==> flow/design.v <==
module	inv (A, Y);
   input A;
   output Y;
   not u1 (Y,A);
endmodule 
module	and2 (A, B, Y);
   input A, B;
   output Y;
   and u1 (Y,A,B);
endmodule 
module	and3 (A, B, C, Y);
   input A, B,C;
   output Y;
   and u1 (Y,A,B,C);
endmodule 
module	and4 (A,B,C,D, Y);
   input A,B,C,D;
   output Y;
   and u1 (Y,A,B,C,D);
endmodule 
module	and5 (A,B,C,D,E, Y);
   input A,B,C,D,E;
   output Y;
   and u1 (Y,A,B,C,D,E);
endmodule 
module	and8 (A,B,C,D,E,F,G,H, Y);
   input A,B,C,D,E,F,G,H;
   output Y;
   and u1 (Y,A,B,C,D,E,F,G,H);
endmodule 
module	nand2 (A, B, Y);
   input A, B;
   output Y;
   nand u1 (Y,A,B);
endmodule 
module	nand3 (A, B, C, Y);
   input A, B,C;
   output Y;
   nand u1 (Y,A,B,C);
endmodule 
module	nand4 (A,B,C,D, Y);
   input A,B,C,D;
   output Y;
   nand u1 (Y,A,B,C,D);
endmodule 
module	nand5 (A,B,C,D,E, Y);
   input A,B,C,D,E;
   output Y;
   nand u1 (Y,A,B,C,D,E);
endmodule 
module	nand8 (A,B,C,D,E,F,G,H, Y);
   input A,B,C,D,E,F,G,H;
   output Y;
   nand u1 (Y,A,B,C,D,E,F,G,H);
endmodule 
module	xor2 (A, B, Y);
   input A, B;
   output Y;
   xor u1 (Y,A,B);
endmodule 
module	xor3 (A, B, C, Y);
   input A, B,C;
   output Y;
   xor u1 (Y,A,B,C);
endmodule 
module	xor4 (A,B,C,D, Y);
   input A,B,C,D;
   output Y;
   xor u1 (Y,A,B,C,D);
endmodule 
module	xor5 (A,B,C,D,E, Y);
   input A,B,C,D,E;
   output Y;
   xor u1 (Y,A,B,C,D,E);
endmodule 
module	xor8 (A,B,C,D,E,F,G,H, Y);
   input A,B,C,D,E,F,G,H;
   output Y;
   xor u1 (Y,A,B,C,D,E,F,G,H);
endmodule 
module	nor2 (A, B, Y);
   input A, B;
   output Y;
   nor u1 (Y,A,B);
endmodule 
module	or2 (A, B, Y);
   input A, B;
   output Y;
   or u1 (Y,A,B);
endmodule 
module	or8 (A,B,C,D,E,F,G,H, Y);
   input A,B,C,D,E,F,G,H;
   output Y;
   or u1 (Y,A,B,C,D,E,F,G,H);
endmodule 
module	c1908 (InDataBus, InCheckBits, InExtSynBits,
				    ContE, ContB, ContF, ContG, ContH, ContK, ContL,
				    OutDataBus, OutSynCheckBits,
				    ByteParLo, ByteParHi, UncorrError);
   input [15:0] 	InDataBus;
   output [15:0] 	OutDataBus;
   input [5:0] 	InCheckBits;
   output [5:0] 	OutSynCheckBits;
   input [3:0] 	InExtSynBits;
   input 	ContE, ContB, ContF, ContG, ContH, ContK, ContL;
   output 	ByteParLo, ByteParHi, UncorrError;
   TopLevel1908 Ckt1908(InDataBus, InCheckBits, InExtSynBits,
				    ContE, ContB, ContF, ContG, ContH, ContK, ContL,
				    OutDataBus, OutSynCheckBits,
				    ByteParLo, ByteParHi, UncorrError);
endmodule  
module TopLevel1908(InDataBus, InCheckBits, InExtSynBits,
				    ContE, ContB, ContF, ContG, ContH, ContK, ContL,
				    OutDataBus, OutSynCheckBits,
				    ByteParLo, ByteParHi, UncorrError);
   input [15:0]  InDataBus;
   input [5:0]	  InCheckBits;
   input [3:0]	  InExtSynBits;
   input		  ContE, ContB, ContF, ContG, ContH, ContK, ContL;
   output [15:0] OutDataBus;
   output [5:0]  OutSynCheckBits;
   output		  ByteParLo, ByteParHi, UncorrError;
   wire [5:0]	  SynBits, NewSynBits, Not_NewSynBits, AllExtSynBits;
   wire		  ContIntM, ContIntP, CorrectionFlag;
   wire		  CorrectionFlagLo, CorrectionFlagHi;
   wire		  InDBParityLo, InDBParityHi;
   wire [15:0]	  DecodedSyn;
   wire [11:0]	  ProductSyn;
   SyndromeGenerator M1(InDataBus, InCheckBits, ContB, ContG, ContH,
			SynBits, InDBParityLo, InDBParityHi);
   ModifySyndrome M2(SynBits, InExtSynBits, InCheckBits, ContE, ContG, ContH,
		     NewSynBits, Not_NewSynBits, AllExtSynBits,
		     ContIntM, ContIntP);
   SyndromeDecode M3(NewSynBits, Not_NewSynBits, ContIntM, ContIntP,
		     ContE, ContB, ContF, ContG, ContH, ContK, ContL,
		     DecodedSyn, ProductSyn,
		     CorrectionFlag, CorrectionFlagLo, CorrectionFlagHi);
   DataBusCorrect M4(InDataBus, DecodedSyn, OutDataBus);
   SynCheckGenerator M5(SynBits, AllExtSynBits, CorrectionFlag, ContE, ContF, ContB,
			OutSynCheckBits);
   ByteParity M6(InDBParityHi, InCheckBits[3], CorrectionFlagHi, ContB, ContL,
		 ByteParHi);
   ByteParity M7(InDBParityLo, InCheckBits[5], CorrectionFlagLo, ContB, ContK,
		 ByteParLo);
   UncorrErrorGenerator M8(ProductSyn, Not_NewSynBits, CorrectionFlagHi, CorrectionFlagLo,
			   InCheckBits[1], InCheckBits[4],			   
			   ContE, ContF, ContB, ContG, ContH, ContIntM, ContIntP,
			   UncorrError);
endmodule  
module SyndromeGenerator(InDataBus, InCheckBits, ContB, ContG, ContH,
				    SynBits, InDBParityLo, InDBParityHi);
   input [15:0] InDataBus;
   input [5:0]	 InCheckBits;
   input		 ContB, ContG, ContH;
   output [5:0] SynBits;
   output		 InDBParityLo, InDBParityHi;
   wire         line0, line1, line2, line3, line4, line5, line6, line7, line8, line9, line10, 
                   line11, line12, line13, line14, line15, line16, line17, line18, line19, line20,
                   line21, line22, line23, line24, line25, line26, line27, line28, line29, line30, 
                   line31, line32, line33, line34, line35, line36, line37, line38, line39, line40,
                   line41, line42, line43, line44, line45, line46, line47, line48, line49, line50, 
                   line51, line52, line53, line54, line55, line56, line57, line58, line59, line60,
                   line61, line62, line63, line64, line65, line66, line67, line68, line69, line70, 
                   line71, line72, line73, line74, line75, line76, line77, line78, line79,
                   line80, line81, line82, line83, line84, line85, line86, line87, line88, line89, 
                   line90, line91, line92, line93;
  wire         Not_ContB, Not_ContH;
  wire         temp0, temp1, temp2, temp3, temp4, temp5;
   wire [15:0]	 NotInDataBus;
   inv UM1_0( .A(ContB), .Y(Not_ContB) );
   inv UM1_1( .A(ContH), .Y(Not_ContH) );
   and3 UM1_2( .A(InCheckBits[0]), .B(ContG), .C(Not_ContB), .Y(temp0) );
   and3 UM1_3( .A(InCheckBits[1]), .B(Not_ContH), .C(Not_ContB), .Y(temp1) );
   and3 UM1_4( .A(InCheckBits[2]), .B(Not_ContH), .C(Not_ContB), .Y(temp2) );
   and2 UM1_5( .A(InCheckBits[3]), .B(Not_ContB), .Y(temp3) );
   and3 UM1_6( .A(InCheckBits[4]), .B(ContG), .C(Not_ContB), .Y(temp4) );
   and2 UM1_7( .A(InCheckBits[5]), .B(Not_ContB), .Y(temp5) );
   inv UM1_8( .A(InDataBus[0]), .Y(NotInDataBus[0]) ),
      UM1_9( .A(InDataBus[1]), .Y(NotInDataBus[1]) ),
      UM1_10( .A(InDataBus[2]), .Y(NotInDataBus[2]) ),
      UM1_11( .A(InDataBus[3]), .Y(NotInDataBus[3]) ),
      UM1_12( .A(InDataBus[4]), .Y(NotInDataBus[4]) ),
      UM1_13( .A(InDataBus[5]), .Y(NotInDataBus[5]) ),
      UM1_14( .A(InDataBus[6]), .Y(NotInDataBus[6]) ),
      UM1_15( .A(InDataBus[7]), .Y(NotInDataBus[7]) ),
      UM1_16( .A(InDataBus[8]), .Y(NotInDataBus[8]) ),
      UM1_17( .A(InDataBus[9]), .Y(NotInDataBus[9]) ),
      UM1_18( .A(InDataBus[10]), .Y(NotInDataBus[10]) ),
      UM1_19( .A(InDataBus[11]), .Y(NotInDataBus[11]) ),
      UM1_20( .A(InDataBus[12]), .Y(NotInDataBus[12]) ),
      UM1_21( .A(InDataBus[13]), .Y(NotInDataBus[13]) ),
      UM1_22( .A(InDataBus[14]), .Y(NotInDataBus[14]) ),
      UM1_23( .A(InDataBus[15]), .Y(NotInDataBus[15]) );
   xor2 UM1_46( .A(NotInDataBus[7]), .B(NotInDataBus[5]), .Y(line46) );
   xor2 UM1_47( .A(line46), .B(NotInDataBus[2]), .Y(line47) );
   xor2 UM1_48( .A(NotInDataBus[14]), .B(NotInDataBus[9]), .Y(line48) );
   xor2 UM1_49( .A(line48), .B(NotInDataBus[11]), .Y(line49) );
   xor2 UM1_50( .A(line47), .B(line49), .Y(line50) );
   xor2 UM1_51( .A(line50), .B(temp0), .Y(SynBits[0]) );
   xor2 UM1_38( .A(NotInDataBus[8]), .B(NotInDataBus[13]), .Y(line38) );
   xor2 UM1_39( .A(line38), .B(NotInDataBus[15]), .Y(line39) );
   xor2 UM1_40( .A(NotInDataBus[14]), .B(temp1), .Y(line40) );
   xor2 UM1_41( .A(line40), .B(NotInDataBus[10]), .Y(line41) );
   xor2 UM1_42( .A(line39), .B(line41), .Y(line42) );
   xor2 UM1_43( .A(NotInDataBus[7]), .B(NotInDataBus[4]), .Y(line43) );
   xor2 UM1_44( .A(line43), .B(NotInDataBus[1]), .Y(line44) );
   xor2 UM1_45( .A(line42), .B(line44), .Y(SynBits[1]) );
   xor2 UM1_24( .A(NotInDataBus[0]), .B(temp2), .Y(line24) );
   xor2 UM1_25( .A(NotInDataBus[12]), .B(NotInDataBus[11]), .Y(line25) );
   xor2 UM1_26( .A(line25), .B(NotInDataBus[10]), .Y(line26) );
   inv UM1_27( .A(line26), .Y(line27) );
   xor2 UM1_28( .A(NotInDataBus[15]), .B(NotInDataBus[14]), .Y(line28) );
   xor2 UM1_29( .A(line28), .B(NotInDataBus[9]), .Y(line29) );
   xor2 UM1_30( .A(line27), .B(line29), .Y(line30) );
   xor2 UM1_31( .A(NotInDataBus[6]), .B(NotInDataBus[5]), .Y(line31) );
   xor2 UM1_32( .A(line31), .B(NotInDataBus[4]), .Y(line32) );
   inv UM1_33( .A(line32), .Y(line33) );
   xor2 UM1_34( .A(line30), .B(line33), .Y(line34) );
   inv UM1_35( .A(line34), .Y(line35) );
   inv UM1_36( .A(line24), .Y(line36) );
   xor2 UM1_37( .A(line36), .B(line35), .Y(SynBits[2]) );
   xor2 UM1_76( .A(NotInDataBus[3]), .B(NotInDataBus[13]), .Y(line76) );
   xor2 UM1_77( .A(line76), .B(temp3), .Y(line77) );
   xor2 UM1_78( .A(NotInDataBus[2]), .B(NotInDataBus[1]), .Y(line78) );
   xor2 UM1_79( .A(line78), .B(NotInDataBus[0]), .Y(line79) );
   xor2 UM1_80( .A(NotInDataBus[15]), .B(NotInDataBus[14]), .Y(line80) );
   xor2 UM1_81( .A(line80), .B(NotInDataBus[9]), .Y(line81) );
   inv UM1_82( .A(line81), .Y(line82) );
   xor2 UM1_83( .A(line79), .B(line82), .Y(line83) );
   xor2 UM1_84( .A(line83), .B(line27), .Y(line84) );
   inv UM1_85( .A(line84), .Y(line85) );
   xor2 UM1_86( .A(line77), .B(line85), .Y(SynBits[3]) );
   xor2 UM1_52( .A(NotInDataBus[8]), .B(NotInDataBus[13]), .Y(line52) );
   xor2 UM1_53( .A(line52), .B(NotInDataBus[15]), .Y(line53) );
   inv UM1_54( .A(line53), .Y(line54) );
   xor2 UM1_55( .A(NotInDataBus[9]), .B(NotInDataBus[6]), .Y(line55) );
   xor2 UM1_56( .A(line55), .B(NotInDataBus[3]), .Y(line56) );
   inv UM1_57( .A(line56), .Y(line57) );
   xor2 UM1_58( .A(line54), .B(line57), .Y(line58) );
   xor2 UM1_59( .A(temp4), .B(NotInDataBus[12]), .Y(line59) );
   inv UM1_60( .A(line59), .Y(line60) );
   xor2 UM1_61( .A(line58), .B(line60), .Y(SynBits[4]) );
   xor2 UM1_62( .A(line29), .B(NotInDataBus[8]), .Y(line62) );
   xor2 UM1_63( .A(line62), .B(temp5), .Y(line63) );
   inv UM1_64( .A(line63), .Y(line64) );
   xor2 UM1_65( .A(NotInDataBus[2]), .B(NotInDataBus[1]), .Y(line65) );
   xor2 UM1_66( .A(line65), .B(NotInDataBus[0]), .Y(line66) );
   inv UM1_67( .A(line66), .Y(line67) );
   xor2 UM1_68( .A(NotInDataBus[6]), .B(NotInDataBus[5]), .Y(line68) );
   xor2 UM1_69( .A(line68), .B(NotInDataBus[4]), .Y(line69) );
   xor2 UM1_70( .A(line67), .B(line69), .Y(line70) );
   xor2 UM1_71( .A(NotInDataBus[7]), .B(NotInDataBus[3]), .Y(line71) );
   inv UM1_72( .A(line71), .Y(line72) );
   xor2 UM1_73( .A(line70), .B(line72), .Y(line73) );
   xor2 UM1_74( .A(line64), .B(line73), .Y(line74) );
   inv UM1_75( .A(line74), .Y(SynBits[5]) );
   xor2 UM1_87( .A(line67), .B(line69), .Y(line87) );
   xor2 UM1_88( .A(line87), .B(line72), .Y(InDBParityLo) );
   xor2 UM1_89( .A(NotInDataBus[12]), .B(NotInDataBus[11]), .Y(line89) );
   xor2 UM1_90( .A(line89), .B(NotInDataBus[10]), .Y(line90) );
   xor2 UM1_91( .A(line82), .B(line90), .Y(line91) );
   xor2 UM1_92( .A(NotInDataBus[13]), .B(NotInDataBus[8]), .Y(line92) );
   inv UM1_93( .A(line92), .Y(line93) );
   xor2 UM1_94( .A(line91), .B(line93), .Y(InDBParityHi) );
endmodule  
module ModifySyndrome(SynBits, InExtSynBits, InCheckBits, ContE, ContG, ContH,
				  NewSynBits, Not_NewSynBits, AllExtSynBits,
				  ContIntM, ContIntP);
   input [5:0]	 SynBits;
   input [3:0]	 InExtSynBits;
   input [5:0]	 InCheckBits;
   input		 ContE, ContG, ContH;
   output [5:0] NewSynBits, Not_NewSynBits, AllExtSynBits;
   output		 ContIntM, ContIntP;
   wire         Not_ContE, Not_ContH;
   wire         temp0, temp1, temp2, temp3, temp4, temp5, line7, line10;
   inv  UM2_0( .A(ContE), .Y(Not_ContE) );
   and2 UM2_1( .A(SynBits[0]), .B(Not_ContE), .Y(temp0) ),
        UM2_2( .A(SynBits[1]), .B(Not_ContE), .Y(temp1) ),
        UM2_3( .A(SynBits[2]), .B(Not_ContE), .Y(temp2) ),
        UM2_4( .A(SynBits[3]), .B(Not_ContE), .Y(temp3) ),
        UM2_5( .A(SynBits[4]), .B(Not_ContE), .Y(temp4) ),
        UM2_6( .A(SynBits[5]), .B(Not_ContE), .Y(temp5) );
   assign AllExtSynBits[3:0] = InExtSynBits[3:0];
   nand2 UM2_7( .A(ContG), .B(Not_ContE), .Y(line7) );
   and2 UM2_8( .A(InCheckBits[0]), .B(line7), .Y(AllExtSynBits[4]) );
   inv  UM2_9( .A(ContH), .Y(Not_ContH) );
   nand2 UM2_10( .A(Not_ContH), .B(Not_ContE), .Y(line10) );
   and2 UM2_11( .A(line10), .B(InCheckBits[2]), .Y(AllExtSynBits[5]) );
   nand2 UM2_12( .A(InCheckBits[1]), .B(line10), .Y(ContIntM) );
   nand2 UM2_13( .A(InCheckBits[4]), .B(line7), .Y(ContIntP) );
   xor2  UM2_14( .A(temp0), .B(AllExtSynBits[0]), .Y(NewSynBits[0]) ),
        UM2_15( .A(temp1), .B(AllExtSynBits[1]), .Y(NewSynBits[1]) ),
        UM2_16( .A(temp2), .B(AllExtSynBits[2]), .Y(NewSynBits[2]) ),
        UM2_17( .A(temp3), .B(AllExtSynBits[3]), .Y(NewSynBits[3]) ),
        UM2_18( .A(temp4), .B(AllExtSynBits[4]), .Y(NewSynBits[4]) ),
        UM2_19( .A(temp5), .B(AllExtSynBits[5]), .Y(NewSynBits[5]) );
   inv  UM2_20( .A(NewSynBits[0]), .Y(Not_NewSynBits[0]) ),
        UM2_21( .A(NewSynBits[1]), .Y(Not_NewSynBits[1]) ),
        UM2_22( .A(NewSynBits[2]), .Y(Not_NewSynBits[2]) ),
        UM2_23( .A(NewSynBits[3]), .Y(Not_NewSynBits[3]) ),
        UM2_24( .A(NewSynBits[4]), .Y(Not_NewSynBits[4]) ),
        UM2_25( .A(NewSynBits[5]), .Y(Not_NewSynBits[5]) );
endmodule  
module SyndromeDecode(NewSynBits, Not_NewSynBits, ContIntM, ContIntP,
				  ContE, ContB, ContF, ContG, ContH, ContK, ContL,
				  DecodedSyn, ProductSyn,
				  CorrectionFlag, CorrectionFlagLo, CorrectionFlagHi);
   input [5:0]	  NewSynBits, Not_NewSynBits;
   input		  ContIntM, ContIntP;
   input		  ContE, ContB, ContF, ContG, ContH, ContK, ContL;
   output [15:0] DecodedSyn;
   output [11:0] ProductSyn;
   output		  CorrectionFlag, CorrectionFlagLo, CorrectionFlagHi;
   wire         line0, line1, line2, line3, line4, line5, line6, line7;
   wire         Not_ContK, Not_ContL, Not_ContB, NotGH, ContIntLo, ContIntHi;
   inv  UM3_0( .A(ContK), .Y(Not_ContK) );
   inv  UM3_1( .A(ContL), .Y(Not_ContL) );  
   inv  UM3_2( .A(ContB), .Y(Not_ContB) );
   nand2 UM3_3( .A(ContG), .B(ContH), .Y(NotGH) );
   nand4 UM3_4( .A(Not_ContK), .B(ContE), .C(ContB), .D(NotGH), .Y(line4) );
   nand3 UM3_5( .A(ContF), .B(Not_ContB), .C(NotGH), .Y(line5) );
   nand2 UM3_6( .A(line4), .B(line5), .Y(ContIntLo) );
   nand4 UM3_7( .A(Not_ContL), .B(ContE), .C(ContB), .D(NotGH), .Y(line7) );
   nand2 UM3_8( .A(line7), .B(line5), .Y(ContIntHi) );
   and2 UM3_9 ( .A(ContIntM), .B(NewSynBits[5]), .Y(ProductSyn[0]) ),
       UM3_10( .A(Not_NewSynBits[0]), .B(Not_NewSynBits[1]), .Y(ProductSyn[1]) ),
       UM3_11( .A(Not_NewSynBits[4]), .B(Not_NewSynBits[2]), .Y(ProductSyn[2]) ),
       UM3_12( .A(Not_NewSynBits[0]), .B(NewSynBits[1]), .Y(ProductSyn[3]) ),
       UM3_13( .A(NewSynBits[0]), .B(Not_NewSynBits[1]), .Y(ProductSyn[4]) ),
       UM3_14( .A(NewSynBits[4]), .B(Not_NewSynBits[2]), .Y(ProductSyn[5]) ),
       UM3_15( .A(ContIntP), .B(Not_NewSynBits[3]), .Y(ProductSyn[6]) ),
       UM3_16( .A(NewSynBits[4]), .B(NewSynBits[2]), .Y(ProductSyn[7]) ),
       UM3_17( .A(ContIntM), .B(Not_NewSynBits[5]), .Y(ProductSyn[8]) ),
       UM3_18( .A(Not_NewSynBits[4]), .B(NewSynBits[2]), .Y(ProductSyn[9]) ),
       UM3_19( .A(ContIntP), .B(NewSynBits[3]), .Y(ProductSyn[10]) ),
       UM3_20( .A(NewSynBits[0]), .B(NewSynBits[1]), .Y(ProductSyn[11]) );
   and5 UM3_21( .A(ProductSyn[0]), .B(ProductSyn[10]), .C(ProductSyn[9]),
			.D(ProductSyn[1]), .E(ContIntLo), .Y(DecodedSyn[0]) ),
       UM3_22( .A(ProductSyn[0]), .B(ProductSyn[10]), .C(ProductSyn[2]),
			.D(ProductSyn[3]), .E(ContIntLo), .Y(DecodedSyn[1]) ),
       UM3_23( .A(ProductSyn[0]), .B(ProductSyn[10]), .C(ProductSyn[2]),
			.D(ProductSyn[4]), .E(ContIntLo), .Y(DecodedSyn[2]) ),
       UM3_24( .A(ProductSyn[0]), .B(ProductSyn[10]), .C(ProductSyn[5]),
			.D(ProductSyn[1]), .E(ContIntLo), .Y(DecodedSyn[3]) ),
       UM3_25( .A(ProductSyn[0]), .B(ProductSyn[6]), .C(ProductSyn[9]),
			.D(ProductSyn[3]), .E(ContIntLo), .Y(DecodedSyn[4]) ),
       UM3_26( .A(ProductSyn[0]), .B(ProductSyn[6]), .C(ProductSyn[9]),
			.D(ProductSyn[4]), .E(ContIntLo), .Y(DecodedSyn[5]) ),
       UM3_27( .A(ProductSyn[0]), .B(ProductSyn[6]), .C(ProductSyn[7]),
			.D(ProductSyn[1]), .E(ContIntLo), .Y(DecodedSyn[6]) ),
       UM3_28( .A(ProductSyn[0]), .B(ProductSyn[6]), .C(ProductSyn[2]),
			.D(ProductSyn[11]), .E(ContIntLo), .Y(DecodedSyn[7]) ),
       UM3_29( .A(ProductSyn[0]), .B(ProductSyn[6]), .C(ProductSyn[5]),
			.D(ProductSyn[3]), .E(ContIntHi), .Y(DecodedSyn[8]) ),
       UM3_30( .A(ProductSyn[0]), .B(ProductSyn[10]), .C(ProductSyn[7]),
			.D(ProductSyn[4]), .E(ContIntHi), .Y(DecodedSyn[9]) ),
       UM3_31( .A(ProductSyn[8]), .B(ProductSyn[10]), .C(ProductSyn[9]),
			.D(ProductSyn[3]), .E(ContIntHi), .Y(DecodedSyn[10]) ),
       UM3_32( .A(ProductSyn[8]), .B(ProductSyn[10]), .C(ProductSyn[9]),
			.D(ProductSyn[4]), .E(ContIntHi), .Y(DecodedSyn[11]) ),
       UM3_33( .A(ProductSyn[8]), .B(ProductSyn[10]), .C(ProductSyn[7]),
			.D(ProductSyn[1]), .E(ContIntHi), .Y(DecodedSyn[12]) ),
       UM3_34( .A(ProductSyn[8]), .B(ProductSyn[10]), .C(ProductSyn[5]),
			.D(ProductSyn[3]), .E(ContIntHi), .Y(DecodedSyn[13]) ),
       UM3_35( .A(ProductSyn[0]), .B(ProductSyn[10]), .C(ProductSyn[9]),
			.D(ProductSyn[11]), .E(ContIntHi), .Y(DecodedSyn[14]) ),
       UM3_36( .A(ProductSyn[0]), .B(ProductSyn[10]), .C(ProductSyn[7]),
			.D(ProductSyn[3]), .E(ContIntHi), .Y(DecodedSyn[15]) );
   or8 UM3_37( .A(DecodedSyn[0]), .B(DecodedSyn[1]), .C(DecodedSyn[2]),
			.D(DecodedSyn[3]), .E(DecodedSyn[4]), .F(DecodedSyn[5]),
			.G(DecodedSyn[6]), .H(DecodedSyn[7]), .Y(CorrectionFlagLo) );
   or8 UM3_38( .A(DecodedSyn[8]), .B(DecodedSyn[9]), .C(DecodedSyn[10]),
			.D(DecodedSyn[11]), .E(DecodedSyn[12]), .F(DecodedSyn[13]),
			.G(DecodedSyn[14]), .H(DecodedSyn[15]), .Y(CorrectionFlagHi) );
   or2 UM3_39( .A(CorrectionFlagLo), .B(CorrectionFlagHi), .Y(CorrectionFlag) );
endmodule  
module DataBusCorrect(InDataBus, DecodedSyn, OutDataBus);
   input [15:0]  InDataBus, DecodedSyn;
   output [15:0] OutDataBus;
   xor2 UM4_0( .A(InDataBus[0]), .B(DecodedSyn[0]), .Y(OutDataBus[0]) ),
      UM4_1( .A(InDataBus[1]), .B(DecodedSyn[1]), .Y(OutDataBus[1]) ),
      UM4_2( .A(InDataBus[2]), .B(DecodedSyn[2]), .Y(OutDataBus[2]) ),
      UM4_3( .A(InDataBus[3]), .B(DecodedSyn[3]), .Y(OutDataBus[3]) ),
      UM4_4( .A(InDataBus[4]), .B(DecodedSyn[4]), .Y(OutDataBus[4]) ),
      UM4_5( .A(InDataBus[5]), .B(DecodedSyn[5]), .Y(OutDataBus[5]) ),
      UM4_6( .A(InDataBus[6]), .B(DecodedSyn[6]), .Y(OutDataBus[6]) ),
      UM4_7( .A(InDataBus[7]), .B(DecodedSyn[7]), .Y(OutDataBus[7]) ),
      UM4_8( .A(InDataBus[8]), .B(DecodedSyn[8]), .Y(OutDataBus[8]) ),
      UM4_9( .A(InDataBus[9]), .B(DecodedSyn[9]), .Y(OutDataBus[9]) ),
      UM4_10( .A(InDataBus[10]), .B(DecodedSyn[10]), .Y(OutDataBus[10]) ),
      UM4_11( .A(InDataBus[11]), .B(DecodedSyn[11]), .Y(OutDataBus[11]) ),
      UM4_12( .A(InDataBus[12]), .B(DecodedSyn[12]), .Y(OutDataBus[12]) ),
      UM4_13( .A(InDataBus[13]), .B(DecodedSyn[13]), .Y(OutDataBus[13]) ),
      UM4_14( .A(InDataBus[14]), .B(DecodedSyn[14]), .Y(OutDataBus[14]) ),
      UM4_15( .A(InDataBus[15]), .B(DecodedSyn[15]), .Y(OutDataBus[15]) );
endmodule  
module SynCheckGenerator(SynBits, AllExtSynBits, CorrectionFlag, ContE,
					ContF, ContB, OutSynCheckBits);
   input [5:0]	 SynBits, AllExtSynBits;
   input		 CorrectionFlag;
   input		 ContE, ContF, ContB;
   output [5:0] OutSynCheckBits;
   wire         Not_ContF;
   inv  UM5_0( .A(ContF), .Y(Not_ContF) );
   SynCheckSlice UM5_1(SynBits[0], AllExtSynBits[0], CorrectionFlag, ContE,
				   Not_ContF, ContB, OutSynCheckBits[0]),
                 UM5_2(SynBits[1], AllExtSynBits[1], CorrectionFlag, ContE,
				   Not_ContF, ContB, OutSynCheckBits[1]),
                 UM5_3(SynBits[2], AllExtSynBits[2], CorrectionFlag, ContE,
				   Not_ContF, ContB, OutSynCheckBits[2]),
                 UM5_4(SynBits[3], AllExtSynBits[3], CorrectionFlag, ContE,
				   Not_ContF, ContB, OutSynCheckBits[3]),
                 UM5_5(SynBits[4], AllExtSynBits[4], CorrectionFlag, ContE,
				   Not_ContF, ContB, OutSynCheckBits[4]),
                 UM5_6(SynBits[5], AllExtSynBits[5], CorrectionFlag, ContE,
				   Not_ContF, ContB, OutSynCheckBits[5]);
endmodule  
module SynCheckSlice(SynBits_i, AllExtSynBits_i, CorrectionFlag, ContE,
				 NotContF, ContB, OutSynCheckBits_i);
   input	SynBits_i, AllExtSynBits_i;
   input	CorrectionFlag;
   input	ContE, NotContF, ContB;
   output	OutSynCheckBits_i;
   wire         line0, line1, line2 ;
   and3 SCS_0( .A(AllExtSynBits_i), .B(ContE), .C(CorrectionFlag), .Y(line0) );
   xor2  SCS_1( .A(SynBits_i), .B(line0), .Y(line1) );
   nand2 SCS_2( .A(NotContF), .B(ContB), .Y(line2) );
   and2 SCS_3( .A(line2), .B(line1), .Y(OutSynCheckBits_i) );
endmodule  
module ByteParity (InDBParity_N, InCheckBit_N, CorrectionFlag_N, ContB, Cont_N,
			    ByteParity_N);
   input	InDBParity_N, InCheckBit_N, CorrectionFlag_N;
   input	ContB, Cont_N;
   output	ByteParity_N;
   wire         line0, line1, line2, line3, line4, line5, line6, line7, line8;
   wire         Not_Cont_N, Not_ContB, Not_InDBParity_N;
   inv UM6_7_0( .A(ContB), .Y(Not_ContB) ),
      UM6_7_1( .A(Cont_N), .Y(Not_Cont_N) ),
      UM6_7_2( .A(InDBParity_N), .Y(Not_InDBParity_N) );
   nand2 UM6_7_3( .A(ContB), .B(Not_Cont_N), .Y(line3) );
   and2 UM6_7_4( .A(line3), .B(Not_InDBParity_N), .Y(line4) );
   and2 UM6_7_5( .A(CorrectionFlag_N), .B(Not_ContB), .Y(line5) );
   xor2  UM6_7_6( .A(line5), .B(line4), .Y(line6) );
   nand2 UM6_7_7( .A(InCheckBit_N), .B(Cont_N), .Y(line7) );
   and2 UM6_7_8( .A(line7), .B(ContB), .Y(line8) );
   xor2  UM6_7_9( .A(line6), .B(line8), .Y(ByteParity_N) );
endmodule  
module UncorrErrorGenerator (ProductSyn, Not_NewSynBits, CorrectionFlagHi, CorrectionFlagLo,
			     InCheckBit1, InCheckBit4,
			     ContE,ContF, ContB, ContG, ContH, ContIntM, ContIntP,
			     UncorrError);
   input [11:0]	ProductSyn;
   input [5:0]	Not_NewSynBits;
   input	InCheckBit1, InCheckBit4;	
   input	CorrectionFlagHi, CorrectionFlagLo;
   input	ContE, ContF, ContB, ContG, ContH, ContIntM, ContIntP;
   output	UncorrError;
   wire		 UESignal, ErrorFREE;
   wire         line0, line1, line2, line3, line4, line5, line6, line7, line8, line9,
		line10, line11, line12, line13, line14, line15, line16, line17, line18;
   wire         Not_ContH, Not_ContE, Not_ContB, Not_ContF, NotM, NotP, NotGH, ContIntUE, NotCorrFlagHi, NotCorrFlagLo;
   inv  UM8_0( .A(ContH), .Y(Not_ContH) ),
        UM8_1( .A(ContE), .Y(Not_ContE) ),
        UM8_2( .A(ContB), .Y(Not_ContB) ),
        UM8_3( .A(ContF), .Y(Not_ContF) ),
        UM8_4( .A(ContIntM), .Y(NotM) ),
        UM8_5( .A(ContIntP), .Y(NotP) );
   nand2 UM8_6( .A(ContG), .B(ContH), .Y(NotGH) );
   and3 UM8_7( .A(ContF), .B(Not_ContB), .C(NotGH), .Y(ContIntUE) );
   UEGen UM8_8(ProductSyn, ContIntUE, NotM, NotP, Not_NewSynBits[3], Not_NewSynBits[5],
	       UESignal);
   nand2 UM8_9( .A(Not_ContH), .B(Not_ContE), .Y(line9) ),
         UM8_10( .A(InCheckBit1), .B(line9), .Y(line10) ),
         UM8_11( .A(ContG), .B(Not_ContE), .Y(line11) ),
         UM8_12( .A(InCheckBit4), .B(line11), .Y(line12 ) );
   nand8 UM8_13( .A(Not_NewSynBits[0]), .B(Not_NewSynBits[1]), .C(Not_NewSynBits[2]),
		 .D(Not_NewSynBits[3]), .E(Not_NewSynBits[4]), .F(Not_NewSynBits[5]),
		 .G(line10), .H(line12), .Y(ErrorFREE) );
   inv  UM8_14( .A(CorrectionFlagHi), .Y(NotCorrFlagHi) ),
        UM8_15( .A(CorrectionFlagLo), .Y(NotCorrFlagLo) );
   and3 UM8_16( .A(NotCorrFlagLo), .B(NotCorrFlagHi), .C(UESignal), .Y(line16) );
   and4 UM8_17( .A(Not_ContB), .B(ErrorFREE), .C(ContF), .D(line16), .Y(line17) );
   and3 UM8_18( .A(Not_ContB), .B(ErrorFREE), .C(Not_ContF), .Y(line18) );
   nor2 UM8_19( .A(line18), .B(line17), .Y(UncorrError) );
endmodule  
module UEGen(ProductSyn, ContIntUE, NotM, NotP, NotNewSynBit3, NotNewSynBit5,
		   UESignal);
   input [11:0] ProductSyn;
   input	ContIntUE, NotM, NotP, NotNewSynBit3, NotNewSynBit5;
   output	UESignal;
   wire line0, line1, line2, line3, line4, line5, line6, line7, line8, line9;
   and2 UEG_0( .A(NotP), .B(NotNewSynBit3), .Y(line0) ),
        UEG_1( .A(NotM), .B(NotNewSynBit5), .Y(line1) );
   nand5 UEG_2( .A(ProductSyn[0]), .B(ProductSyn[6]), .C(ProductSyn[2]),
		.D(ProductSyn[1]), .E(ContIntUE), .Y(line2) ),
         UEG_3( .A(ProductSyn[8]), .B(ProductSyn[10]), .C(ProductSyn[2]),
		.D(ProductSyn[1]), .E(ContIntUE), .Y(line3) ),
         UEG_4( .A(ProductSyn[8]), .B(ProductSyn[6]), .C(ProductSyn[9]),
		.D(ProductSyn[1]), .E(ContIntUE), .Y(line4) ),
         UEG_5( .A(ProductSyn[8]), .B(ProductSyn[6]), .C(ProductSyn[2]),
		.D(ProductSyn[3]), .E(ContIntUE), .Y(line5) ),
         UEG_6( .A(ProductSyn[8]), .B(ProductSyn[6]), .C(ProductSyn[2]),
		.D(ProductSyn[4]), .E(ContIntUE), .Y(line6) ),
         UEG_7( .A(ProductSyn[8]), .B(ProductSyn[6]), .C(ProductSyn[5]),
		.D(ProductSyn[1]), .E(ContIntUE), .Y(line7) ),
         UEG_8( .A(ProductSyn[8]), .B(line0), .C(ProductSyn[2]),
		.D(ProductSyn[1]), .E(ContIntUE), .Y(line8) ),
         UEG_9( .A(line1), .B(ProductSyn[6]), .C(ProductSyn[2]),
	        .D(ProductSyn[1]), .E(ContIntUE), .Y(line9) );
   and8 UEG_10( .A(line2), .B(line3), .C(line4), .D(line5), .E(line6),
		.F(line7), .G(line8), .H(line9), .Y(UESignal) );
endmodule  
module error_correction # (
    parameter puf_sig_length     = 256,
    parameter ipid_N             = 16
)
(
    input                                clk,
    input                                rst_n,
    input        [1:0]                   pcm_instruction,
    input        [puf_sig_length-1:0]    pcm_puf_in,
    input                                pcm_puf_in_valid,
    input        [$clog2(ipid_N)-1:0]    pcm_ipid_number,
    output logic [puf_sig_length-1:0]    pcm_puf_out,
    output logic                         pcm_puf_out_valid,
    output logic                         pcm_S_c  
);  
typedef enum logic [1:0] {IDLE, PROVISION_ID, CORRECT_SIG} state_t;
state_t state_r; 
logic [(6*(puf_sig_length/16))-1:0] parity_bits [0:ipid_N-1];
wire [puf_sig_length-1:0] temp_corrected_out; 
genvar j;
generate
    for (j =0; j < puf_sig_length/16; j++) begin
        error_module errorX (.data(pcm_puf_in[((j+1)*16)-1:j*16]), .parity(parity_bits[pcm_ipid_number][((j+1)*6)-1:j*6]), .corrected_out(temp_corrected_out[((j+1)*16)-1:j*16]));
    end 
endgenerate 
always @(posedge clk) begin
    if (state_r == PROVISION_ID && pcm_puf_in_valid) begin
        for (int i = 0; i < puf_sig_length/16; i++) begin
            parity_bits[pcm_ipid_number][0+(6*i)] <= pcm_puf_in[2+(16*i)] ^ pcm_puf_in[5+(16*i)] ^ pcm_puf_in[7+(16*i)] ^ pcm_puf_in[9+(16*i)] ^ pcm_puf_in[11+(16*i)] ^ pcm_puf_in[14+(16*i)];
            parity_bits[pcm_ipid_number][1+(6*i)] <= pcm_puf_in[1+(16*i)] ^ pcm_puf_in[4+(16*i)] ^ pcm_puf_in[7+(16*i)] ^ pcm_puf_in[8+(16*i)] ^ pcm_puf_in[10+(16*i)] ^ pcm_puf_in[13+(16*i)] ^ pcm_puf_in[14+(16*i)] ^ pcm_puf_in[15+(16*i)];
            parity_bits[pcm_ipid_number][2+(6*i)] <= pcm_puf_in[0+(16*i)] ^ pcm_puf_in[4+(16*i)] ^ pcm_puf_in[5+(16*i)] ^ pcm_puf_in[6+(16*i)] ^ pcm_puf_in[9+(16*i)] ^ pcm_puf_in[10+(16*i)] ^ pcm_puf_in[11+(16*i)] ^ pcm_puf_in[12+(16*i)] ^ pcm_puf_in[14+(16*i)] ^ pcm_puf_in[15+(16*i)];
            parity_bits[pcm_ipid_number][3+(6*i)] <= pcm_puf_in[0+(16*i)] ^ pcm_puf_in[1+(16*i)] ^ pcm_puf_in[2+(16*i)] ^ pcm_puf_in[3+(16*i)] ^ pcm_puf_in[4+(16*i)] ^ pcm_puf_in[9+(16*i)] ^ pcm_puf_in[10+(16*i)] ^ pcm_puf_in[11+(16*i)] ^ pcm_puf_in[12+(16*i)] ^ pcm_puf_in[13+(16*i)] ^ pcm_puf_in[14+(16*i)] ^ pcm_puf_in[15+(16*i)];
            parity_bits[pcm_ipid_number][4+(6*i)] <= pcm_puf_in[3+(16*i)] ^ pcm_puf_in[6+(16*i)] ^ pcm_puf_in[8+(16*i)] ^ pcm_puf_in[9+(16*i)] ^ pcm_puf_in[12+(16*i)]  ^ pcm_puf_in[13+(16*i)] ^ pcm_puf_in[15+(16*i)];
            parity_bits[pcm_ipid_number][5+(6*i)] <= pcm_puf_in[0+(16*i)] ^ pcm_puf_in[1+(16*i)] ^ pcm_puf_in[2+(16*i)] ^ pcm_puf_in[3+(16*i)] ^ pcm_puf_in[4+(16*i)] ^ pcm_puf_in[5+(16*i)] ^ pcm_puf_in[6+(16*i)] ^ pcm_puf_in[7+(16*i)] ^ pcm_puf_in[8+(16*i)] ^ pcm_puf_in[9+(16*i)] ^ pcm_puf_in[14+(16*i)] ^ pcm_puf_in[15+(16*i)];                 
        end 
    end
end
always @(posedge clk, negedge rst_n) begin
    if (~rst_n) begin
        state_r <= IDLE; 
        pcm_puf_out_valid <= 0;
        pcm_puf_out <= 0; 
        pcm_S_c <= 0; 
    end 
    else begin
        case (state_r) 
            IDLE : begin
                pcm_S_c <= 0; 
                pcm_puf_out_valid <= 0;
                pcm_puf_out_valid <= 0;
                if (pcm_instruction == 2'b01) begin
                    state_r <= PROVISION_ID; 
                end 
                else if (pcm_instruction == 2'b10) begin
                    state_r <= CORRECT_SIG; 
                end 
            end 
            PROVISION_ID : begin  
                if (pcm_puf_in_valid) begin 
                    pcm_S_c <= 1; 
                    if (pcm_instruction == 2'b00) begin 
                        state_r <= IDLE; 
                        pcm_S_c <= 0; 
                    end 
                end 
            end 
            CORRECT_SIG : begin
                pcm_puf_out <= temp_corrected_out; 
                pcm_puf_out_valid <= 1;
                if (pcm_instruction == 2'b00) begin
                    state_r <= IDLE; 
                end 
            end 
        endcase 
    end 
end 
endmodule 
module error_module (
    input   [15:0]  data, 
    input   [5:0]   parity, 
    output logic [15:0]  corrected_out
    );
	wire ContG = 1'b1;
	wire ContH = 1'b0;
	wire ContB = 1'b0;
	wire ContE = 1'b0;
	wire ContF = 1'b1;
	wire ContK = 1'b1;
	wire ContL = 1'b1;
    wire ByteParLo1, ByteParHi1;
	wire UncorrError1;
    wire [5 :0] OutSynCheckBits;
	c1908 error_correction_1 (.InDataBus(data), .InCheckBits(parity), .InExtSynBits(4'b0000), 
	.ContE(ContE), .ContB(ContB), .ContF(ContF), .ContG(ContG), .ContH(ContH), .ContK(ContK), .ContL(ContL),
	.OutDataBus(corrected_out), .ByteParLo(ByteParLo1), .ByteParHi(ByteParHi1), .UncorrError(UncorrError1),
	.OutSynCheckBits(OutSynCheckBits));
endmodule
==> flow/run.sh <==
#!/bin/bash
# the make line also repeats each setting of config.mk as NAME=value (left out here)
make -C /OpenROAD-flow-scripts/flow DESIGN_CONFIG=/design/flow/config.mk WORK_HOME=/design/flow/orfs CLKGATE_MAP_FILE= finish
==> flow/config.mk <==
export PLATFORM = sky130hd
export DESIGN_NAME = error_correction
export DESIGN_NICKNAME = error_correction
export VERILOG_FILES = /design/flow/design.v
export SDC_FILE = /design/flow/constraint.sdc
export NUM_CORES = 4
export LEC_CHECK = 0
export CAP_MARGIN = 20
export CORE_MARGIN = 2
export CORE_UTILIZATION = 65
export PLACE_DENSITY = 0.6
export SLEW_MARGIN = 20
==> flow/constraint.sdc <==
create_clock -name core_clock -period 2.58 [get_ports {clk}]
set_input_delay 0.5160 -clock core_clock [delete_from_list [all_inputs] [get_ports {clk}]]
set_output_delay 0.5160 -clock core_clock [all_outputs]
set_load 0.01 [all_outputs]
==> notes.md, run 1 <==
run results: status=finished with violations, Fail Reasons=negative setup slack, Skew-Pair Late Insertion Delay=slightly above 0.8 ns, CTS tree=done, sw frac=around a third, total grt overflow=0, H-tree Lvls=4, Setup-failing EPs final=about 240, CP arrival=4.08 ns, crit path capture type=register, slowest CP cell=nor4bb_4, Crit path required time=3.31 ns, DRT iter0 DRCs=around 7300, Routed WL per cell=between 30 and 40 um, aoi share=3.031%, Critical Path End=pcm_puf_out[126]$_DFFE_PN0P_, worst-path maximum fanout=3, Cell Type Count=roughly 73, OpenROAD warning count=35, Syn. warnings=1, flop2flop setup slack=-0.77 ns, P_sw=33.16 mW, Clock power frac=26.4%, first-pass GRT wire length=358800 um, Synth Net Count=4729, GRT Util Overall=39.03%, dominant register cell=edfxtp_1, Seq. pwr=~39 mW, DP Cell Count=approximately 7500, routability cong.=around 0.93, max frequency=between 200 and 300 MHz, Leak=between 30 and 40 nW, worst IR drop on VDD=about 990 uV, Clock Sink Count=between 1500 and 2000, RR Startpoint=parity_bits[0][43]$_DFFE_PP_, power per cell area=~940 nW/um^2, setup ws final=-0.7683 ns, CP Class=register to register, syn_area_per_cell=18.06 sq um, Slew headroom=between 20% and 30%, Power Total=between 100 and 150 mW, initial cell density of the core=65.34%, Worst path top cell family by delay=multiplexers, IO Pins=523, Top cells by area=edfxtp_1 57%, mux4_2 12%, dfrtp_1 8.1%, Crit. path cell count=8, CP most frequent cell=mux4_2, crit path buf inv count=1, CORE AREA=123300 sq um, CP cell instances=mux4_2 -> mux4_2 -> xnor3_1 -> buf_6 -> nor2_2 -> nor4bb_4 -> xnor2_1 -> a21oi_1, Post-synth EDFFs=1536, Root Buffer=clkbuf_16, die y size=~360 um, xor+xnor area frac=a little over a tenth, final hold violation count=0, Post-route DRC=0, Int Power=68.80 mW, Max clock buf depth=3, Final min period=between 3 and 4 ns, routed wire length=approximately 270000 um, Synth top area share=~57%, startpoint types=register, max-slew violations=0, Top Consumer=registers, most common cell in the netlist=edfxtp_1, ys cells=4461, Cells after Synth=approximately 4500, std cell rows=between 100 and 150, Comb. pwr=between 30 and 40 mW, Die Wd=356.1 um, mux frac, synth=13.50%, synth cell count leaders=1536 x edfxtp_1, 431 x mux4_2, 405 x xnor2_1, pin count of the biggest net entering global routing=approximately 90, sum of negative setup slack=-41.50 ns, antenna violations before repair=8, Antenna Nets Post-Route=0, die area=between 100000 and 150000 sq um, Flop pwr share=37.9%, Num CTS Buffers=175, max_cap viols=0, Clk. pwr=26.9 mW, RSZ-0062 raised after global routing=true, Syn Std Cell Area=80570 sq um, comb area leader=multiplexers, port bufs=522, post-route non-filler standard cell count=a little under 8000, vias per cell=roughly 6.9, worst min-delay path class=input port to async pin, FFs w/ async S/R, synth=14.52%, vias in the first global route=between 50000 and 60000, R2R cell count=8, period utilisation layout=129.8%, Comb pwr share=35.6%, Yosys reg bits=~1800, worst clock skew=0.03647 ns, YS chip area=80570 sq um, P&R area growth vs syn=34.74%, CP max stage delay=0.59 ns, Via Count=54687, Post-synth seq share=between 60 and 70%, Critical Path Start=parity_bits[0][43]$_DFFE_PP_, yosys adder share=less than 1%, Simple-Gate Area Share=5.615%, Final nets=approximately 6400, Worst Tran Pin Value=1.142 ns, Yosys top cell by area=edfxtp_1, Worst-path clk slew=around 0.070 ns, hpwl dp=~140000 um, drt first pass iters=6, reg2reg end=pcm_puf_out[126]$_DFFE_PN0P_
stage by stage:
stage	instance area, sq um	worst slack [ns]	hold WS, ns	utilization [%]
6_report	108600	-0.7683	0.2981	88.04
5_1_grt	108600	-0.7774	0.3291	88.03
4_1_cts	105900	-0.2417	0.2534	85.85
3_5_place_dp	97170	-1.115	0.4826	78.80
3_3_place_gp	97170	-1.113	0.4623	78.80
2_1_floorplan	80780	-2.128	0.2204	-
per-layer routing:
layer | GRT usage [%] | part of all wire [%]
met3 | 6.663 | 9.9
met1 | 50.18 | 33
met4 | 15.44 | 6.3
met5 | 0 | 0.0048
met2 | 66.99 | 51
layout make-up:
cell class / instances / area [sq um]
Clock inverter: 107 / 1191
Tap cell: 1637 / 2048
Timing Repair Buffer: 1726 / 17350
Multi-Input combinational cell: 2446 / 30580
Fill cell: 4564 / 14750
Sequential cell: 1797 / 52660
Clock buffer: 219 / 4669
Antenna cell: 11 / 27.53
Inverter: 10 / 37.54
what timing repair did:
action | in CTS | in global routing
endpoints found under the hold margin | 44 | 0
setup endpoints to repair | 252 | 255
pin swaps | 223 | 285
resized | 455 | 367
cloned | 6 | 5
buffers inserted | 53 | 64
hold buffers | 1 | 0
==> inputs of run 2 (changes only) <==
- ABC_AREA: not set -> 1
- CORE_UTILIZATION: 65 -> 20
- CTS_CLUSTER_SIZE: not set -> 25
- MIN_ROUTING_LAYER: not set -> met1
- PLACE_DENSITY: 0.6 -> not set
- PLACE_DENSITY_LB_ADDON: not set -> 0.17
- TNS_END_PERCENT: not set -> 65
- clock period: 2.58 -> 3.56 ns (I/O delays scaled with it)
==> notes.md, run 2 <==
run results: mux frac, synth=0% (was 13.50%), Syn Std Cell Area=90020 sq um (was 80570 sq um), Cells after Synth=10423 (was 4461), Finished Cell Area=115500 sq um (was 108600 sq um), CORE AREA=448500 sq um (was 123300 sq um), std cell rows=246 (was 129), power per cell area=558.3 nW/um^2 (was 939.2 nW/um^2), busiest grt layer=met2 (unchanged), Int Power=44.51 mW (was 68.80 mW), CP cell instances=clkdlybuf4s50_1 (was mux4_2 -> mux4_2 -> xnor3_1 -> buf_6 -> nor2_2 -> nor4bb_4 -> xnor2_1 -> a21oi_1), port bufs=522 (unchanged), Antenna Nets Post-Route=0 (unchanged), crit path buf inv count=1 (unchanged), Critical Path Start=pcm_puf_out[143]$_DFFE_PN0P_ (was parity_bits[0][43]$_DFFE_PP_), pin count of the biggest net entering global routing=99 (was 90), most common cell in the netlist=nand2_1 (was edfxtp_1), Clk. pwr=22.7 mW (was 26.9 mW), Final min period=~2.9 ns, Yosys reg bits=1797 (unchanged), final hold violation count=0 (unchanged), worst IR drop on VDD=422.7 uV (was 993.2 uV), antenna violations before repair=12 (was 8), Critical Path End=pcm_puf_out[143] (was pcm_puf_out[126]$_DFFE_PN0P_), Max clock buf depth=4 (was 3), Resized cells post-CTS=0 (was 455), R2R cell count=6 (was 8), startpoint types=register (unchanged), worst min-delay path class=input port to async pin (unchanged), Skew-Pair Late Insertion Delay=0.93 ns (was 0.83 ns), max-slew violations=0 (unchanged), Crit. path cell count=1 (was 8), Via Count=71982 (was 54687), Leak=48.99 nW (was 39.25 nW), worst slack, placed=-0.2657 ns (was -1.115 ns), Top cells by area=edfxtp_1 51%, nand2_1 23%, dfrtp_1 7.2% (was edfxtp_1 57%, mux4_2 12%, dfrtp_1 8.1%), status=finished clean (was finished with violations), Worst path top cell family by delay=flip-flops (was multiplexers), met2 Resource Use GR=26.04% (was 66.99%), Setup-failing EPs final=0 (was 243), initial cell density of the core=20.07% (was 65.34%), worst clock skew=0.1030 ns (was 0.03647 ns), yosys adder share=0.04170% (was 0.04659%), Simple-Gate Area Share=31.62% (was 5.615%), routed wire length=337700 um (was 268200 um), vias per cell=4.087 (was 6.876), routability cong.=0.8202 (was 0.9347), syn_area_per_cell=8.636 sq um (was 18.06 sq um), Cell Type Count=39 (was 73), Synth Net Count=10691 (was 4729), CP Class=register to output port (was register to register), Syn. warnings=1 (unchanged), worst-path maximum fanout=2 (was 3), Root Buffer=clkbuf_16 (unchanged), Comb. pwr=15.2 mW (was 36.3 mW), Crit path required time=2.85 ns (was 3.31 ns), Global Route met3 Usage=1.677% (was 6.663%), Die Wd=674.9 um (was 356.1 um), Routed WL per cell=19.17 um (was 33.72 um), period utilisation layout=80.66% (was 129.8%), comb area leader=simple AND/OR/NAND/NOR gates (was multiplexers), setup ws final=0.6887 ns (was -0.7683 ns), GRT Util Overall=14.49% (was 39.03%), max_cap viols=0 (unchanged), Yosys top cell by area=edfxtp_1 (unchanged), Final nets=11739 (was 6424), first-pass GRT wire length=494200 um (was 358800 um), flop2flop setup slack=1.27 ns (was -0.77 ns), ys cells=10423 (was 4461), total grt overflow=0 (unchanged), die area=455500 sq um (was 126800 sq um), H-tree Lvls=4 (unchanged), CP arrival=2.16 ns (was 4.08 ns), Comb pwr share=23.5% (was 35.6%), OpenROAD warning count=30 (was 35), DRT iter0 DRCs=3660 (was 7270), reg2reg end=parity_bits[14][5]$_DFFE_PP_ (was pcm_puf_out[126]$_DFFE_PN0P_), max frequency=between 300 and 400 MHz, CTS tree=done (unchanged), vias in the first global route=71731 (was 53864), hpwl dp=234600 um (was 144200 um), sw frac=31.00% (was 32.52%), dominant register cell=edfxtp_1 (unchanged), Placed Area=108300 sq um (was 97170 sq um), Post-synth EDFFs=1536 (unchanged), RSZ-0062 raised after global routing=false (was true), Top Consumer=registers (unchanged), Synth top area share=51.24% (was 57.25%), Seq. pwr=26.6 mW (was 38.7 mW), IO Pins=523 (unchanged), M1 GR Usage=18.66% (was 50.18%), drt first pass iters=5 (was 6), Clock power frac=35.2% (was 26.4%), xor+xnor area frac=4.095% (was 10.74%), P_sw=20.00 mW (was 33.16 mW), Post-CTS Hold Fix Bufs=1 (unchanged), Post-route DRC=0 (unchanged), FFs w/ async S/R, synth=14.52% (unchanged), Slew headroom=44.63% (was 23.29%), Num CTS Buffers=221 (was 175), aoi share=1.005% (was 3.031%), synth cell count leaders=5511 x nand2_1, 1536 x edfxtp_1, 956 x nand3_1 (was 1536 x edfxtp_1, 431 x mux4_2, 405 x xnor2_1), P&R area growth vs syn=28.35% (was 34.74%), DP Cell Count=17199 (was 7498), Worst Tran Pin Value=0.8305 ns (was 1.142 ns), total setup buffers inserted after CTS=0 (was 53), post-route non-filler standard cell count=17614 (was 7953), Clock Sink Count=1797 (unchanged), CP max stage delay=0.65 ns (was 0.59 ns), fillers=48149 (was 4564), slowest CP cell=dfrtp_1 (was nor4bb_4), YS chip area=90020 sq um (was 80570 sq um), Flop pwr share=41.2% (was 37.9%), crit path capture type=output port (was register), Post-synth seq share=58.50% (was 65.35%), RR Startpoint=state_r[2]$_DFF_PN0_ (was parity_bits[0][43]$_DFFE_PP_), die y size=674.9 um (was 356.1 um), Worst-path clk slew=0.06 ns (was 0.07 ns)
## run 2: metrics by stage
stage	setup TNS [ns]	utilization (%)	power [mW]	hold WS [ns]
finish	0	25.76	64.51	0.3179
global route	0	25.76	67.86	0.3176
global placement	-12.62	24.15	42.65	0.4635
CTS	0	25.76	65.69	0.2813
detailed placement	-16.10	24.15	42.58	0.4646
floorplan	-1298.97	-	34.15	0.4164
## run 2: per-layer routing
layer	vias up	part of all wire, %
li1	35935	-
met1	34818	45
met2	933	50
met3	296	2.8
met4	0	1.9
met5	-	0
## run 2: final cells by class
| type | instances | area (sq um) | share of cell area (%) |
|---|---|---|---|
| Multi-Input combinational cell | 7633 | 33250 | 28.78 |
| Timing Repair Buffer | 1221 | 12680 | 10.97 |
| Sequential cell | 1797 | 52660 | 45.58 |
| Antenna cell | 7 | 17.52 | 0.01516 |
| Clock buffer | 276 | 5851 | 5.064 |
| Clock inverter | 131 | 1336 | 1.157 |
| Tap cell | 5952 | 7447 | 6.446 |
| Inverter | 597 | 2292 | 1.984 |
==> inputs of run 3 (changes only) <==
- ABC_AREA: 1 -> not set
- CORE_UTILIZATION: 20 -> 40
- CTS_CLUSTER_SIZE: 25 -> not set
- MIN_ROUTING_LAYER: met1 -> not set
- PLACE_DENSITY_LB_ADDON: 0.17 -> not set
- SETUP_SLACK_MARGIN: not set -> 0.71
- TNS_END_PERCENT: 65 -> not set
- clock period: 3.56 -> 2.71 ns (I/O delays scaled with it)
==> notes.md, run 3 <==
run results: status=finished with violations (was finished clean), Fail Reasons=negative setup slack, Syn Std Cell Area=80570 sq um (was 90020 sq um), OpenROAD warning count=34 (was 30), Synth top area share=57.25% (was 51.24%), IO Pins=523 (unchanged), Routed WL per cell=25.43 um (was 19.17 um), max frequency=roughly 350 MHz, Skew-Pair Late Insertion Delay=0.83 ns (was 0.93 ns), Crit. path cell count=14 (was 1), Seq. pwr=36.9 mW (was 26.6 mW), die area=205000 sq um (was 455500 sq um), Clk. pwr=25.4 mW (was 22.7 mW), Synth Net Count=4729 (was 10691), max_cap viols=0 (unchanged), RSZ-0062 raised after global routing=true (was false), Simple-Gate Area Share=5.615% (was 31.62%), H-tree Lvls=4 (unchanged), startpoint types=input port (was register), vias per cell=5.362 (was 4.087), syn_area_per_cell=18.06 sq um (was 8.636 sq um), P_sw=29.98 mW (was 20.00 mW), DP Cell Count=8560 (was 17199), CP Class=input port to register (was register to output port), Power Total=96.14 mW (was 64.51 mW), Post-synth seq share=65.35% (was 58.50%), final hold violation count=0 (unchanged), Syn. warnings=1 (unchanged), setup ws final=-0.1139 ns (was 0.6887 ns), RR Startpoint=parity_bits[13][79]$_DFFE_PP_ (was state_r[2]$_DFF_PN0_), Final nets=6548 (was 11739), R2R cell count=8 (was 6), Setup-failing EPs final=39 (was 0), Critical Path Start=pcm_ipid_number[0] (was pcm_puf_out[143]$_DFFE_PN0P_), Cell Type Count=73 (was 39), Yosys top cell by area=edfxtp_1 (unchanged), Int Power=66.17 mW (was 44.51 mW), FFs w/ async S/R, synth=14.52% (unchanged), fillers=15302 (was 48149), Comb. pwr=33.9 mW (was 15.2 mW), mux frac, synth=13.50% (was 0%), flop2flop setup slack=-0.07 ns (was 1.27 ns), Leak=40.04 nW (was 48.99 nW), CTS tree=done (unchanged), Clock Sink Count=1797 (unchanged), Flop pwr share=38.4% (was 41.2%), Root Buffer=clkbuf_16 (unchanged), Crit path required time=3.41 ns (was 2.85 ns), CP most frequent cell=buf_4, Yosys reg bits=1797 (unchanged), drt first pass iters=5 (unchanged), Placed Area=98890 sq um (was 108300 sq um), Comb pwr share=35.2% (was 23.5%), Critical Path End=pcm_puf_out[213]$_DFFE_PN0P_ (was pcm_puf_out[143]), Worst path top cell family by delay=multiplexers (was flip-flops), worst min-delay path class=input port to async pin (unchanged), worst clock skew=0.02696 ns (was 0.1030 ns), most common cell in the netlist=edfxtp_1 (was nand2_1), sum of negative setup slack=-0.9697 ns (was 0 ns), fin util=55.74% (was 25.76%), P&R area growth vs syn=38.41% (was 28.35%), post-route non-filler standard cell count=9096 (was 17614), routability cong.=0.8706 (was 0.8202), CP cell instances=buf_16 -> buf_16 -> buf_12 -> buf_12 -> buf_4 -> buf_4 -> mux4_2 -> mux4_2 -> nor2b_1 -> or3_4 -> nor4_4 -> buf_4 -> xnor2_2 -> a21oi_1 (was clkdlybuf4s50_1), Max clock buf depth=3 (was 4), power per cell area=862.1 nW/um^2 (was 558.3 nW/um^2), hpwl dp=156800 um (was 234600 um), worst IR drop on VDD=648.2 uV (was 422.7 uV), xor+xnor area frac=10.74% (was 4.095%), routed wire length=231300 um (was 337700 um), Die Wd=452.8 um (was 674.9 um), GRT Util Overall=22.26% (was 14.49%), Antenna Nets Post-Route=0 (unchanged), initial cell density of the core=40.27% (was 20.07%), max-slew violations=0 (unchanged), aoi share=3.031% (was 1.005%), period utilisation layout=104.2% (was 80.66%), dominant register cell=edfxtp_1 (unchanged), Num CTS Buffers=184 (was 221), total grt overflow=0 (unchanged), std cell rows=164 (was 246), synth cell count leaders=1536 x edfxtp_1, 431 x mux4_2, 405 x xnor2_1 (was 5511 x nand2_1, 1536 x edfxtp_1, 956 x nand3_1), worst-path maximum fanout=4 (was 2), Worst-path clk slew=0.06 ns (about the same), Via Count=48772 (was 71982), antenna violations before repair=5 (was 12), pin count of the biggest net entering global routing=129 (was 99), reg2reg end=pcm_puf_out[213]$_DFFE_PN0P_ (was parity_bits[14][5]$_DFFE_PP_), CORE AREA=200100 sq um (was 448500 sq um), storage element area=52680 sq um (was 52660 sq um), yosys adder share=0.04659% (was 0.04170%), slowest CP cell=mux4_2 (was dfrtp_1), port bufs=522 (unchanged), die y size=452.8 um (was 674.9 um), CP max stage delay=0.58 ns (was 0.65 ns), Cells after Synth=4461 (was 10423), crit path buf inv count=7 (was 1), YS chip area=80570 sq um (was 90020 sq um), DRT iter0 DRCs=3713 (was 3660), first-pass GRT wire length=338200 um (was 494200 um), Finished Cell Area=111500 sq um (was 115500 sq um), Slew headroom=33.99% (was 44.63%), Post-synth EDFFs=1536 (unchanged), Worst Tran Pin Value=0.9868 ns (was 0.8305 ns), ys cells=4461 (was 10423), Top cells by area=edfxtp_1 57%, mux4_2 12%, dfrtp_1 8.1% (was edfxtp_1 51%, nand2_1 23%, dfrtp_1 7.2%), logic area=30520 sq um (was 33250 sq um), CP arrival=3.52 ns (was 2.16 ns), crit path capture type=register (was output port), comb area leader=multiplexers (was simple AND/OR/NAND/NOR gates), Final min period=roughly 2.8 ns, Top Consumer=registers (unchanged), vias in the first global route=50751 (was 71731), sw frac=31.18% (was 31.00%), Clock power frac=26.4% (was 35.2%), Post-route DRC=0 (unchanged)
[run 3: per-stage QoR]
step           hold WS [ns]  setup slack [ns]
5_1_grt              0.2995           -0.1455
3_3_place_gp         0.4613            -1.181
2_1_floorplan        0.2464            -2.024
3_5_place_dp         0.4665            -1.185
6_report             0.2861           -0.1139
4_1_cts              0.2553          -0.05735
[run 3: final cells by class]
cell class | instances | area share [%]
flip-flops and latches | 1797 | 47.24
well taps | 2656 | 2.980
diodes | 2 | 0.004488
repair buffers | 1842 | 16.99
clock inverters | 128 | 1.122
clock buffers | 216 | 4.275
multi-input cells | 2445 | 27.36
inverters | 10 | 0.03478
[run 3: what timing repair did]
item | in CTS | in global routing
hold buffers | 1 | 0
endpoints found under the setup margin | 1621 | 2248
buffers inserted | 116 | 53
cloned | 17 | 2
hold endpoints to repair | 41 | 0
pin swaps | 394 | 275
gates resized | 756 | 266
[run 3: per-layer routing]
layer | vias up | track usage [%] | wire length [um]
li1 | 21460 | - | -
met1 | 25608 | 28.80 | 93230
met2 | 1354 | 38.87 | 120200
met3 | 350 | 2.723 | 10060
met4 | 0 | 7.396 | 7796
met5 | - | 0 | 0
==> inputs of run 4 (changes only) <==
- CORE_UTILIZATION: 40 -> 64
- CTS_CLUSTER_DIAMETER: not set -> 327
- PLACE_DENSITY: not set -> 0.6
- SETUP_SLACK_MARGIN: 0.71 -> not set
- clock period: 2.71 -> 3.41 ns (I/O delays scaled with it)
==> notes.md, run 4 <==
run results: status=finished clean (was finished with violations), P&R area growth vs syn=23.32% (was 38.41%), hpwl dp=129900 um (was 156800 um), Clk. pwr=20.0 mW (was 25.4 mW), Int Power=48.62 mW (was 66.17 mW), Top Consumer=registers (unchanged), Comb. pwr=19.5 mW (was 33.9 mW), Critical Path Start=pcm_ipid_number[0] (unchanged), CP cell instances=buf_8 -> buf_12 -> buf_12 -> mux4_1 -> mux4_2 -> xnor3_1 -> nand2b_1 -> nor4_1 -> xnor2_1 -> a21oi_1 (was buf_16 -> buf_16 -> buf_12 -> buf_12 -> buf_4 -> buf_4 -> mux4_2 -> mux4_2 -> nor2b_1 -> or3_4 -> nor4_4 -> buf_4 -> xnor2_2 -> a21oi_1), Via Count=47294 (was 48772), CP Class=input port to register (unchanged), Yosys top cell by area=edfxtp_1 (unchanged), Max clock buf depth=3 (unchanged), Seq. pwr=29.1 mW (was 36.9 mW), RSZ-0062 raised after global routing=false (was true), CP max stage delay=0.59 ns (was 0.58 ns), Setup-failing EPs final=0 (was 39), reg2reg end=pcm_puf_out[137]$_DFFE_PN0P_ (was pcm_puf_out[213]$_DFFE_PN0P_), total grt overflow=0 (unchanged), period utilisation layout=91.40% (was 104.2%), GRT Util Overall=33.12% (was 22.26%), Post-synth seq share=65.35% (unchanged), fillers=6779 (was 15302), sum of negative setup slack=0 ns (was -0.9697 ns), Synth Net Count=4729 (unchanged), Root Buffer=clkbuf_16 (unchanged), storage element area=52660 sq um (was 52680 sq um), Cell Type Count=73 (unchanged), worst min-delay path class=input port to async pin (unchanged), Final min period=~3.1 ns, pin count of the biggest net entering global routing=189 (was 129), std cell rows=130 (was 164), dominant register cell=edfxtp_1 (unchanged), Worst path top cell family by delay=multiplexers (unchanged), Flop pwr share=42.4% (was 38.4%), total setup buffers inserted after CTS=0 (was 116), most common cell in the netlist=edfxtp_1 (unchanged), final hold violation count=0 (unchanged), P_sw=20.02 mW (was 29.98 mW), sw frac=29.17% (was 31.18%), H-tree Lvls=4 (unchanged), die y size=358.8 um (was 452.8 um), synth cell count leaders=1536 x edfxtp_1, 431 x mux4_2, 405 x xnor2_1 (unchanged), RR Startpoint=parity_bits[11][50]$_DFFE_PP_ (was parity_bits[13][79]$_DFFE_PP_), first-pass GRT wire length=314900 um (was 338200 um), Skew-Pair Late Insertion Delay=0.82 ns (was 0.83 ns), CP most frequent cell=buf_12 (was buf_4), Synth top area share=57.25% (unchanged), CORE AREA=125200 sq um (was 200100 sq um), IO Pins=523 (unchanged), Yosys reg bits=1797 (unchanged), max-slew violations=0 (unchanged), worst-path maximum fanout=25 (was 4), DRT iter0 DRCs=5457 (was 3713), CTS tree=done (unchanged), Die Wd=358.8 um (was 452.8 um), vias in the first global route=48582 (was 50751), xor+xnor area frac=10.74% (unchanged), antenna violations before repair=13 (was 5), worst IR drop on VDD=685.7 uV (was 648.2 uV), crit path capture type=register (unchanged), yosys adder share=0.04659% (unchanged), initial cell density of the core=64.33% (was 40.27%), slowest CP cell=mux4_1 (was mux4_2), CP arrival=3.80 ns (was 3.52 ns), Syn Std Cell Area=80570 sq um (unchanged), Clock Sink Count=1797 (unchanged), Crit. path cell count=10 (was 14), YS chip area=80570 sq um (unchanged), Num CTS Buffers=176 (was 184), aoi share=3.031% (unchanged), OpenROAD warning count=36 (was 34), Post-route DRC=0 (unchanged), Syn. warnings=1 (unchanged), Routed WL per cell=28.26 um (was 25.43 um), worst clock skew=0.02133 ns (was 0.02696 ns), ys cells=4461 (unchanged), max frequency=between 300 and 400 MHz, die area=128700 sq um (was 205000 sq um), Slew headroom=28.64% (was 33.99%), routability cong.=0.9083 (was 0.8706), max_cap viols=0 (unchanged), Post-CTS Hold Fix Bufs=1 (unchanged), Worst-path clk slew=0.07 ns (was 0.06 ns), Leak=34.86 nW (was 40.04 nW), R2R cell count=8 (unchanged), FFs w/ async S/R, synth=14.52% (unchanged), Simple-Gate Area Share=5.615% (unchanged), mux frac, synth=13.50% (unchanged), flop2flop setup slack=0.30 ns (was -0.07 ns), syn_area_per_cell=18.06 sq um (unchanged), power per cell area=690.8 nW/um^2 (was 862.1 nW/um^2), Power Total=68.64 mW (was 96.14 mW), Top cells by area=edfxtp_1 57%, mux4_2 12%, dfrtp_1 8.1% (unchanged), Comb pwr share=28.4% (was 35.2%), Post-synth EDFFs=1536 (unchanged), Resized cells post-CTS=0 (was 756), drt first pass iters=6 (was 5), logic area=26890 sq um (was 30520 sq um), comb area leader=multiplexers (unchanged), Final nets=5931 (was 6548), Crit path required time=4.10 ns (was 3.41 ns), Antenna Nets Post-Route=0 (unchanged), routed wire length=210900 um (was 231300 um), Clock power frac=29.2% (was 26.4%), Worst Tran Pin Value=1.063 ns (was 0.9868 ns), Critical Path End=pcm_puf_out[208]$_DFFE_PN0P_ (was pcm_puf_out[213]$_DFFE_PN0P_), startpoint types=input port (unchanged), crit path buf inv count=3 (was 7), port bufs=522 (unchanged), vias per cell=6.338 (was 5.362), fin util=79.33% (was 55.74%), Cells after Synth=4461 (unchanged)
## run 4: through the flow
step                hold slack, ns  cells  area [sq um]  worst slack [ns]
floorplan                   0.3864   4461         80780            -1.464
global placement            0.4641   7134         93190           -0.4663
detailed placement          0.4846   7134         93190           -0.5046
CTS                         0.4500   7453         99130            0.2844
global route                0.5032   7462         99360            0.1939
finish                      0.4760   7462         99360            0.2934
## run 4: routing by layer
metal | part of all wire [%] | wire (um) | GRT usage (%)
met1 | 39 | 81280 | 45.54
met2 | 51 | 108300 | 55.91
met4 | 2.7 | 5764 | 9.738
met3 | 7.4 | 15550 | 4.967
met5 | 0.0052 | 11 | 0
## run 4: area by class of cell
class | count | area share, %
well taps | 1650 | 2.078
inverters | 10 | 0.03778
flip-flops and latches | 1797 | 53.00
multi-input cells | 2445 | 27.06
diodes | 9 | 0.02267
repair buffers | 1233 | 11.84
clock buffers | 213 | 4.643
clock inverters | 105 | 1.323
No activity file was given, so power comes from the tool's default toggle rates.
